==> trial 18 <==
Design alu, start of the top module:
module alu #(parameter DATA_WIDTH = 32, OP = 3)
(
    input wire start,
    input wire clk,
    input wire reset_n,
    input wire [DATA_WIDTH - 1 : 0] A,
    input wire [DATA_WIDTH - 1 : 0] B,
    input wire [OP - 1 : 0] op,
    output reg [DATA_WIDTH - 1 : 0] result,
    output reg done
);
clock: 7.68 ns
lec_check: 0
abc_area: 0
cap_margin: 20
core_aspect_ratio: 0.96
core_margin: 2
core_utilization: 58
cts_cluster_size: 29
hold_slack_margin: -0.02
place_density: 0.6
setup_slack_margin: -0.48
slew_margin: 10
run.sh (not shown) runs the stock make flow with config.mk's settings and CLKGATE_MAP_FILE=.
==> build 47 (differences from trial 18) <==
Settings changed: ABC_AREA 0 to default, CORE_ASPECT_RATIO 0.96 to default, CORE_UTILIZATION 58 to 55, CTS_CLUSTER_SIZE 29 to 98, HOLD_SLACK_MARGIN -0.02 to default, PLACE_DENSITY 0.6 to default, SETUP_SLACK_MARGIN -0.48 to default, SLEW_MARGIN 10 to 20.
==> flow/constraint.sdc (replaced) <==
create_clock -name core_clock -period 4.49 [get_ports {clk}]
set_input_delay 0.8980 -clock core_clock [delete_from_list [all_inputs] [get_ports {clk}]]
set_output_delay 0.8980 -clock core_clock [all_outputs]
set_load 0.01 [all_outputs]
==> build 65 (differences from trial 18) <==
Settings changed: ABC_AREA 0 to default, CORE_ASPECT_RATIO 0.96 to default, CORE_UTILIZATION 58 to 72, CTS_CLUSTER_SIZE 29 to 99, HOLD_SLACK_MARGIN -0.02 to default, PLACE_DENSITY 0.6 to default, SETUP_SLACK_MARGIN -0.48 to default, SLEW_MARGIN 10 to 20.
==> flow/constraint.sdc (replaced) <==
create_clock -name core_clock -period 11.2 [get_ports {clk}]
set_input_delay 2.2400 -clock core_clock [delete_from_list [all_inputs] [get_ports {clk}]]
set_output_delay 2.2400 -clock core_clock [all_outputs]
set_load 0.01 [all_outputs]
==> comparison table <==
metric                                                               build 65                  build 47                  trial 18
Post-CTS setup buffer count                                                 0                        89                        34
Met2 Routed Length                                                   35.19 mm                  45.80 mm                  39.26 mm
Post-CTS resize count                                                       0                       497                       193
Worst Path Arrival                                                   10.64 ns                   8.17 ns                   8.40 ns
Maximum number of pins on one net before global-route repair               67                        35                        67
GPL Wtd Cong                                                            1.082                     1.079                     1.029
Warning total across the stage logs                                        92                        97                        94
Number of well-tap cells placed                                           390                       525                       497
Outcome                                              timing/DRC/antenna clean  finished with violations  finished with violations
Layout check failures                                                       -      negative setup slack      negative setup slack
Final number of setup-violating endpoints                                   0                        28                        20
Pre-CTS WS                                                          0.8103 ns                 -3.938 ns                 -1.390 ns
Normalized max-slew margin                                             17.12%                    42.75%                    25.99%
Instance count on the critical path                                        24                        24                        26
Source-to-sink clock delay at the later pin of the worst-skew pair    0.34 ns                   0.33 ns                   0.34 ns
Wire length of the first global-routing pass                         129.9 mm                  147.4 mm                  134.0 mm
Period Utilization, post-route                                         93.13%                    177.7%                    106.9%
Multi-input gate share of total cell area                              75.68%                    64.19%                    68.77%
Utilization after layout                                               79.86%                    78.84%                    72.95%
Row count                                                                  63                        73                        69
Largest fanout on the critical path                                        12                         5                         7
Detailed placement HPWL                                              65.34 mm                  76.36 mm                  73.11 mm
Die height                                                           178.7 um                  203.9 um                  194.8 um
Post-route non-filler standard cell count                                3077                      3784                      3482
Grt met1 use                                                           63.77%                    58.18%                    58.21%
Number of ordinary and repair buffers in the finished layout              176                       735                       474

* * *

==> tundra <==
Starting RTL as in the previous note.
clock: 10.3 ns
lec_check: 0
cap_margin: 30
cell_pad_in_sites_global_placement: 3
core_aspect_ratio: 1.01
core_margin: 2
core_utilization: 45
place_density_lb_addon: 0.01
slew_margin: 35
==> nickel: changes against tundra <==
==> flow/config.mk (replaced) <==
export PLATFORM = sky130hd
export DESIGN_NAME = alu
export DESIGN_NICKNAME = alu
export VERILOG_FILES = /design/flow/design.v
export SDC_FILE = /design/flow/constraint.sdc
export NUM_CORES = 4
export LEC_CHECK = 0
export CAP_MARGIN = 20
export CORE_MARGIN = 2
export CORE_UTILIZATION = 72
export PLACE_DENSITY = 0.35
export SETUP_SLACK_MARGIN = 1.98
export SLEW_MARGIN = 20
==> flow/constraint.sdc (replaced) <==
create_clock -name core_clock -period 6.65 [get_ports {clk}]
set_input_delay 1.3300 -clock core_clock [delete_from_list [all_inputs] [get_ports {clk}]]
set_output_delay 1.3300 -clock core_clock [all_outputs]
set_load 0.01 [all_outputs]
==> garnet: changes against tundra <==
==> flow/config.mk (replaced) <==
export PLATFORM = sky130hd
export DESIGN_NAME = alu
export DESIGN_NICKNAME = alu
export VERILOG_FILES = /design/flow/design.v
export SDC_FILE = /design/flow/constraint.sdc
export NUM_CORES = 4
export LEC_CHECK = 0
export CAP_MARGIN = 20
export CORE_MARGIN = 2
export CORE_UTILIZATION = 63
export SETUP_SLACK_MARGIN = 1.48
export SLEW_MARGIN = 20
==> flow/constraint.sdc (replaced) <==
create_clock -name core_clock -period 6.65 [get_ports {clk}]
set_input_delay 1.3300 -clock core_clock [delete_from_list [all_inputs] [get_ports {clk}]]
set_output_delay 1.3300 -clock core_clock [all_outputs]
set_load 0.01 [all_outputs]
==> summary.txt <==
Implementation results. Total instance count after detailed placement landed at 3348. Cell row count landed at 63. Worst slack after detailed placement landed at -2290 ps. Placed wire-length estimate landed at 76.0 mm. The flow halted during clock tree synthesis. The tool reported: "[ERROR DPL-0033] detailed placement checks failed during check placement". In this run the full chip footprint comes out at 31900 um2. The initial utilization of the core area, before any placement, comes to 73.6%. Horizontal die dimension landed at 179 um. Once placement finished, the instance area stood at 26300 um2. The run stopped with a tool error.

Per the OpenROAD floorplan log, the height of the die is 179 um.
(the above is from nickel)
==> summary.txt <==
Implementation results. The CTS log lists the clock sinks for this run as 66. Met3 track demand over resource landed at 69.5%. According to the logs, the last stage reached was global routing.

Total instance count after detailed placement landed at 3432. The first error in the log reads "[ERROR GRT-0232] Routing congestion too high. Check the congestion heatmap in the GUI". Summing all placed instances gives a cell area of 26400 um2. Total of cells resized after clock tree synthesis landed at 465. The flow did not finish. The H-tree generated during clock tree synthesis spans 3 levels.

The floorplan step records an initial core utilization of 63.8%. Floorplan die area landed at 36400 um2. Summed over all nets, the half-perimeter wirelength after detailed placement is 73.7 mm. In this run the vertical extent of the chip is 191 um.

Cell row count landed at 68. The horizontal die dimension reported for this design is 191 um. Before CTS, the worst setup slack after placement is -2210 ps. Number of synthesized register bits landed at 66.
(the above is from garnet)
==> summary.txt <==
The flow completed. The launch point of the worst register-to-register path is recorded as result_reg[31]$_DFFE_PN0P_. Synthesis warning total landed at 1. Placed wire-length estimate landed at 73.3 mm.

Counting tap cells, the placed design contains a total of 3340 instances. The overall die size recorded for this design is 50600 um2. Multiplexer cells account for 0.609% of the synthesized area. Routed length on met3 landed at 6.93 mm. Once the floorplan was initialized, standard cells occupied 45.5% of the core. Per the detailed placement report, the placed cell area equals 24200 um2. After synthesis the netlist holds a flip-flop and latch count of 66. Global-route wire length before repair landed at 133 mm. Row generation in the floorplan step produced 81 rows. Horizontal die dimension landed at 224 um. Counting instances in the post-synthesis netlist gives the leading cell types as inv_1, fa_1, nor2_1, nand2_1, ha_1.

Final weighted congestion in routability-driven placement landed at 1.01. Count of unresolved DRC violations after routing landed at 0. The run finished with no timing, DRC or antenna violations.
(the above is from tundra)
